==> inputs of ember <==
==> flow/design.v <==
module TMDS_Encoder (
    input  wire       PixelClk,
    output reg  [9:0] pDataOutRaw,    
    input  wire [7:0] pDataOut,       
    input  wire       pC0,
    input  wire       pC1,
    input  wire       pVde
);
localparam [9:0] kCtlTkn0 = 10'b1101010100;
localparam [9:0] kCtlTkn1 = 10'b0010101011;
localparam [9:0] kCtlTkn2 = 10'b0101010100;
localparam [9:0] kCtlTkn3 = 10'b1010101011;
function [3:0] sum_bits8;
    input [7:0] u;
    integer i;
    begin
        sum_bits8 = 4'd0;
        for (i = 0; i < 8; i = i + 1)
            sum_bits8 = sum_bits8 + {3'b000, u[i]};
    end
endfunction
reg  [7:0] pDataOut_1;
reg  [3:0] n1d_1;
reg        pC0_1, pC1_1, pVde_1;
reg  [8:0] q_m_2;
reg  [3:0] n1q_m_2, n0q_m_2;
reg        pC0_2, pC1_2, pVde_2;
reg  signed [4:0] cnt_t_3;
wire [8:0] q_m_xor_1, q_m_xnor_1, q_m_1;
wire [3:0] n1q_m_1;
always @(posedge PixelClk) begin
    pVde_1     <= pVde;
    n1d_1      <= sum_bits8(pDataOut);
    pDataOut_1 <= pDataOut;
    pC0_1      <= pC0;
    pC1_1      <= pC1;
end
assign q_m_xor_1[0]  = pDataOut_1[0];
assign q_m_xnor_1[0] = pDataOut_1[0];
genvar gi;
generate
    for (gi = 1; gi < 8; gi = gi + 1) begin : encode
        assign q_m_xor_1[gi]  = q_m_xor_1[gi-1] ^ pDataOut_1[gi];
        assign q_m_xnor_1[gi] = ~(q_m_xnor_1[gi-1] ^ pDataOut_1[gi]);
    end
endgenerate
assign q_m_xor_1[8]  = 1'b1;
assign q_m_xnor_1[8] = 1'b0;
assign q_m_1 = (n1d_1 > 4'd4 || (n1d_1 == 4'd4 && pDataOut_1[0] == 1'b0)) ?
               q_m_xnor_1 : q_m_xor_1;
assign n1q_m_1 = sum_bits8(q_m_1[7:0]);
always @(posedge PixelClk) begin
    n1q_m_2 <= n1q_m_1;
    n0q_m_2 <= 4'd8 - n1q_m_1;
    q_m_2   <= q_m_1;
    pC0_2   <= pC0_1;
    pC1_2   <= pC1_1;
    pVde_2  <= pVde_1;
end
wire cond_balanced_2     = (cnt_t_3 == 5'sd0) || (n1q_m_2 == 4'd4);
wire cond_not_balanced_2 = (cnt_t_3 > 5'sd0 && n1q_m_2 > 4'd4) ||
                           (cnt_t_3 < 5'sd0 && n1q_m_2 < 4'd4);
wire [9:0] control_token_2 = (!pC1_2 && !pC0_2) ? kCtlTkn0 :
                             (!pC1_2 &&  pC0_2) ? kCtlTkn1 :
                             ( pC1_2 && !pC0_2) ? kCtlTkn2 :
                                                  kCtlTkn3;
wire [9:0] q_out_2 =
    !pVde_2                            ? control_token_2 :
    (cond_balanced_2 && !q_m_2[8])     ? {~q_m_2[8], q_m_2[8], ~q_m_2[7:0]} :
    (cond_balanced_2 &&  q_m_2[8])     ? {~q_m_2[8], q_m_2[8],  q_m_2[7:0]} :
    cond_not_balanced_2                ? {1'b1,      q_m_2[8], ~q_m_2[7:0]} :
                                         {1'b0,      q_m_2[8],  q_m_2[7:0]};
wire signed [4:0] dc_bias_2 = $signed({1'b0, n0q_m_2}) - $signed({1'b0, n1q_m_2});
wire signed [4:0] cnt_t_2 =
    !pVde_2                        ? 5'sd0 :
    (cond_balanced_2 && !q_m_2[8]) ? cnt_t_3 + dc_bias_2 :
    (cond_balanced_2 &&  q_m_2[8]) ? cnt_t_3 - dc_bias_2 :
    cond_not_balanced_2            ? cnt_t_3 + $signed({3'b000,  q_m_2[8], 1'b0}) + dc_bias_2 :
                                     cnt_t_3 - $signed({3'b000, ~q_m_2[8], 1'b0}) - dc_bias_2;
always @(posedge PixelClk) begin
    cnt_t_3     <= cnt_t_2;
    pDataOutRaw <= q_out_2;    
end
endmodule
module rgb2dvi (
    input  wire        PixelClk,
    input  wire [23:0] vid_pData,
    input  wire        vid_pVDE,
    input  wire        vid_pHSync,
    input  wire        vid_pVSync,
    output wire [9:0]  pDataOutRaw0,    
    output wire [9:0]  pDataOutRaw1,    
    output wire [9:0]  pDataOutRaw2     
);
TMDS_Encoder DataEncoder0 (
    .PixelClk(PixelClk), .pDataOutRaw(pDataOutRaw0),
    .pDataOut(vid_pData[15:8]), .pC0(vid_pHSync), .pC1(vid_pVSync), .pVde(vid_pVDE));
TMDS_Encoder DataEncoder1 (
    .PixelClk(PixelClk), .pDataOutRaw(pDataOutRaw1),
    .pDataOut(vid_pData[7:0]), .pC0(1'b0), .pC1(1'b0), .pVde(vid_pVDE));
TMDS_Encoder DataEncoder2 (
    .PixelClk(PixelClk), .pDataOutRaw(pDataOutRaw2),
    .pDataOut(vid_pData[23:16]), .pC0(1'b0), .pC1(1'b0), .pVde(vid_pVDE));
endmodule
==> flow/run.sh <==
#!/bin/bash
# the make line also repeats each setting of config.mk as NAME=value (left out here)
make -C /OpenROAD-flow-scripts/flow DESIGN_CONFIG=/design/flow/config.mk WORK_HOME=/design/flow/orfs CLKGATE_MAP_FILE= finish
==> flow/config.mk <==
export PLATFORM = sky130hd
export DESIGN_NAME = rgb2dvi
export DESIGN_NICKNAME = rgb2dvi
export VERILOG_FILES = /design/flow/design.v
export SDC_FILE = /design/flow/constraint.sdc
export NUM_CORES = 4
export LEC_CHECK = 0
export CAP_MARGIN = 20
export CORE_ASPECT_RATIO = 1.32
export CORE_MARGIN = 2
export CORE_UTILIZATION = 40
export SLEW_MARGIN = 20
export TNS_END_PERCENT = 5
==> flow/constraint.sdc <==
create_clock -name core_clock -period 4.0 [get_ports {PixelClk}]
set_input_delay 0.8000 -clock core_clock [delete_from_list [all_inputs] [get_ports {PixelClk}]]
set_output_delay 0.8000 -clock core_clock [all_outputs]
set_load 0.01 [all_outputs]
==> umber (differences from ember) <==
CORE_ASPECT_RATIO = default   (was 1.32)
CORE_UTILIZATION = 16   (was 40)
MAX_ROUTING_LAYER = met4   (was default)
MIN_ROUTING_LAYER = met2   (was default)
TNS_END_PERCENT = default   (was 5)
==> delta (differences from ember) <==
ABC_AREA = 1   (was default)
CORE_ASPECT_RATIO = default   (was 1.32)
CORE_UTILIZATION = 68   (was 40)
PLACE_DENSITY = 0.35   (was default)
TNS_END_PERCENT = default   (was 5)
==> flow/constraint.sdc (replaced) <==
create_clock -name core_clock -period 2.87 [get_ports {PixelClk}]
set_input_delay 0.5740 -clock core_clock [delete_from_list [all_inputs] [get_ports {PixelClk}]]
set_output_delay 0.5740 -clock core_clock [all_outputs]
set_load 0.01 [all_outputs]
==> impl_metrics.py <==
# Flow results
metrics = {
    "run_status": {
        "status": "complete, no violations",
    },
    "global_routing": {
        "overflow": 0,
    },
    "synthesis": {
        "synthAdderAreaFrac": 0.246,
        "ys_sh_aoi": 0.0894,
        "yosys-stat-area_um2": 7350,
        "yosys.cell_types.count": 59,
    },
    "hold_path": {
        "holdPathEnd": "DataEncoder2.pVde_2",
    },
    "placed_design": {
        "place_inst": 1009,
    },
    "worst_setup_path": {
        "crit_buf_inv": 1,
        "crit_type": "flop to flop",
        "timing.rr.end": "DataEncoder1.n0q_m_2[3]",
    },
    "final_layout": {
        "nonClockInverterCount": 124,
    },
}
[end of results for ember]
==> impl_metrics.py <==
# Flow results
metrics = {
    "synthesis": {
        "synthAdderAreaFrac": 0.234,
        "yosys-stat-area_um2": 7750,
        "ys_sh_aoi": 0.0806,
        "synth-main-ff-cell": "dfxtp_1",
        "yosys.cell_types.count": 33,
        "ys_sh_xor": 0.0520,
        "mux_share": 0,
    },
    "run_status": {
        "run.stop_error": "[ERROR GRT-0232] Routing congestion too high. Check the congestion heatmap in the GUI.",
        "status": "stopped before the end",
        "stop_stage": "5_1_grt",
    },
    "die": {
        "coreArea_um2": 11000,
        "dieWidth_um": 111,
    },
    "placed_design": {
        "place_inst": 1165,
        "pre_cts_slack_ps": -898,
    },
    "global_routing": {
        "overflow": 4,
    },
}
[end of results for delta]
==> impl_metrics.py <==
# Flow results
metrics = {
    "worst_setup_path": {
        "crit_type": "flop to flop",
        "path_depth": 12,
        "timing.rr.end": "DataEncoder0.n0q_m_2[3]",
    },
    "hold_path": {
        "holdPathEnd": "DataEncoder2.pVde_2",
    },
    "synthesis": {
        "synthAdderAreaFrac": 0.246,
        "area_leaders": "dfxtp_1 (37%), ha_1 (15%), fa_1 (9.8%), inv_1 (6.3%), xnor2_1 (5.6%)",
        "ys_sh_aoi": 0.0894,
        "yosys.cell_types.count": 59,
        "yosys-stat-area_um2": 7350,
        "ys_sh_xor": 0.132,
    },
    "sta": {
        "finalClockPeriodUsage": 0.937,
    },
    "global_routing": {
        "overflow": 0,
        "antenna_found_initial": 0,
    },
    "placed_design": {
        "place_inst": 1377,
    },
    "run_status": {
        "status": "complete, no violations",
    },
    "final_layout": {
        "nonClockInverterCount": 124,
    },
}
[end of results for umber]


==> 02-03: inputs <==
// rgb2dvi: RTL as listed in full above, without the edits since
Settings: LEC_CHECK=0, CAP_MARGIN=40, CORE_ASPECT_RATIO=0.92, CORE_MARGIN=2, CORE_UTILIZATION=72, CTS_CLUSTER_DIAMETER=145, PLACE_DENSITY=0.63, SETUP_SLACK_MARGIN=-0.31, SLEW_MARGIN=20; clock period 3.18 ns.
run.sh (not shown) runs the stock make flow with config.mk's settings and CLKGATE_MAP_FILE=.
==> 11-08 (differences from 02-03) <==
==> flow/config.mk (replaced) <==
export PLATFORM = sky130hd
export DESIGN_NAME = rgb2dvi
export DESIGN_NICKNAME = rgb2dvi
export VERILOG_FILES = /design/flow/design.v
export SDC_FILE = /design/flow/constraint.sdc
export NUM_CORES = 4
export LEC_CHECK = 0
export CAP_MARGIN = 0
export CORE_MARGIN = 2
export CORE_UTILIZATION = 72
export CTS_CLUSTER_DIAMETER = 105
export SETUP_SLACK_MARGIN = -0.19
export SLEW_MARGIN = 20
==> 11-09 (differences from 02-03) <==
==> flow/config.mk (replaced) <==
export PLATFORM = sky130hd
export DESIGN_NAME = rgb2dvi
export DESIGN_NICKNAME = rgb2dvi
export VERILOG_FILES = /design/flow/design.v
export SDC_FILE = /design/flow/constraint.sdc
export NUM_CORES = 4
export LEC_CHECK = 0
export CAP_MARGIN = 20
export CORE_MARGIN = 2
export CORE_UTILIZATION = 66
export SETUP_SLACK_MARGIN = -0.26
export SLEW_MARGIN = 20
==> flow/constraint.sdc (replaced) <==
create_clock -name core_clock -period 3.34 [get_ports {PixelClk}]
set_input_delay 0.6680 -clock core_clock [delete_from_list [all_inputs] [get_ports {PixelClk}]]
set_output_delay 0.6680 -clock core_clock [all_outputs]
set_load 0.01 [all_outputs]
==> notes <==
11-09 produced a layout that fails on negative setup slack. 11-08 ran to the end with violations: negative setup slack. 02-03 reached the layout checks and failed them: negative setup slack. Register-to-register slack: 11-09 > 02-03 > 11-08. Fmax: 11-09 > 02-03 > 11-08. The lowest global-route usage belongs to 11-09, the highest to 11-08. Of 11-08 and 11-09, 11-08 has the higher final cell count (gap 0.31%, measured against 11-09). Clock skew, highest first: 11-08, 02-03, 11-09. In 11-08 the sequential share of layout area is lower than in 11-09, by 0.78 points. In 02-03 the critical path depth is lower than in 11-08, by 1. In synthesized cell count, 11-08 and 02-03 do not differ.
==> figures <==
Result of the run: 02-03 complete, but fails checks; 11-08 complete, but fails checks; 11-09 complete, but fails checks
Violated checks: 02-03 negative setup slack; 11-08 negative setup slack; 11-09 negative setup slack
Floorplan die width: 02-03 109 microns; 11-08 105 microns; 11-09 110 microns
Relative area of clock buffers and inverters in the final design: 02-03 0.0600; 11-08 0.0635; 11-09 0.0682
Signal arrival time at the worst endpoint: 02-03 4320 ps; 11-08 4380 ps; 11-09 4170 ps
Finished Cell Area: 02-03 9220 sq um; 11-08 9390 sq um; 11-09 9130 sq um
Hold Crit Start: 02-03 DataEncoder0.pC0_1; 11-08 DataEncoder0.pC1_1; 11-09 DataEncoder0.pC1_1
Post-route worst setup slack: 02-03 -678 ps; 11-08 -733 ps; 11-09 -378 ps
Vias in the first global route: 02-03 5,847; 11-08 6,897; 11-09 5,475
Startpoint of the worst-slack reg-to-reg timing path: 02-03 DataEncoder0.n1d_1[0]; 11-08 DataEncoder2.n1q_m_2[2]; 11-09 DataEncoder2.n1d_1[1]
Worst setup slack before clock tree synthesis: 02-03 -460 ps; 11-08 -388 ps; 11-09 -380 ps
Core Area: 02-03 9980 sq um; 11-08 9820 sq um; 11-09 10,800 sq um
Total cell area at the placement stage: 02-03 8350 sq um; 11-08 8350 sq um; 11-09 8320 sq um
CP required: 02-03 3650 ps; 11-08 3640 ps; 11-09 3790 ps
Crit-path slowest cell: 02-03 fa_2; 11-08 ha_1; 11-09 fa_2
Vias: 02-03 5,818; 11-08 6,963; 11-09 5,251
Setup violators final: 02-03 21; 11-08 25; 11-09 11
End point of the critical path: 02-03 DataEncoder0.n0q_m_2[3]; 11-08 DataEncoder2.cnt_t_3[4]; 11-09 DataEncoder2.n0q_m_2[3]
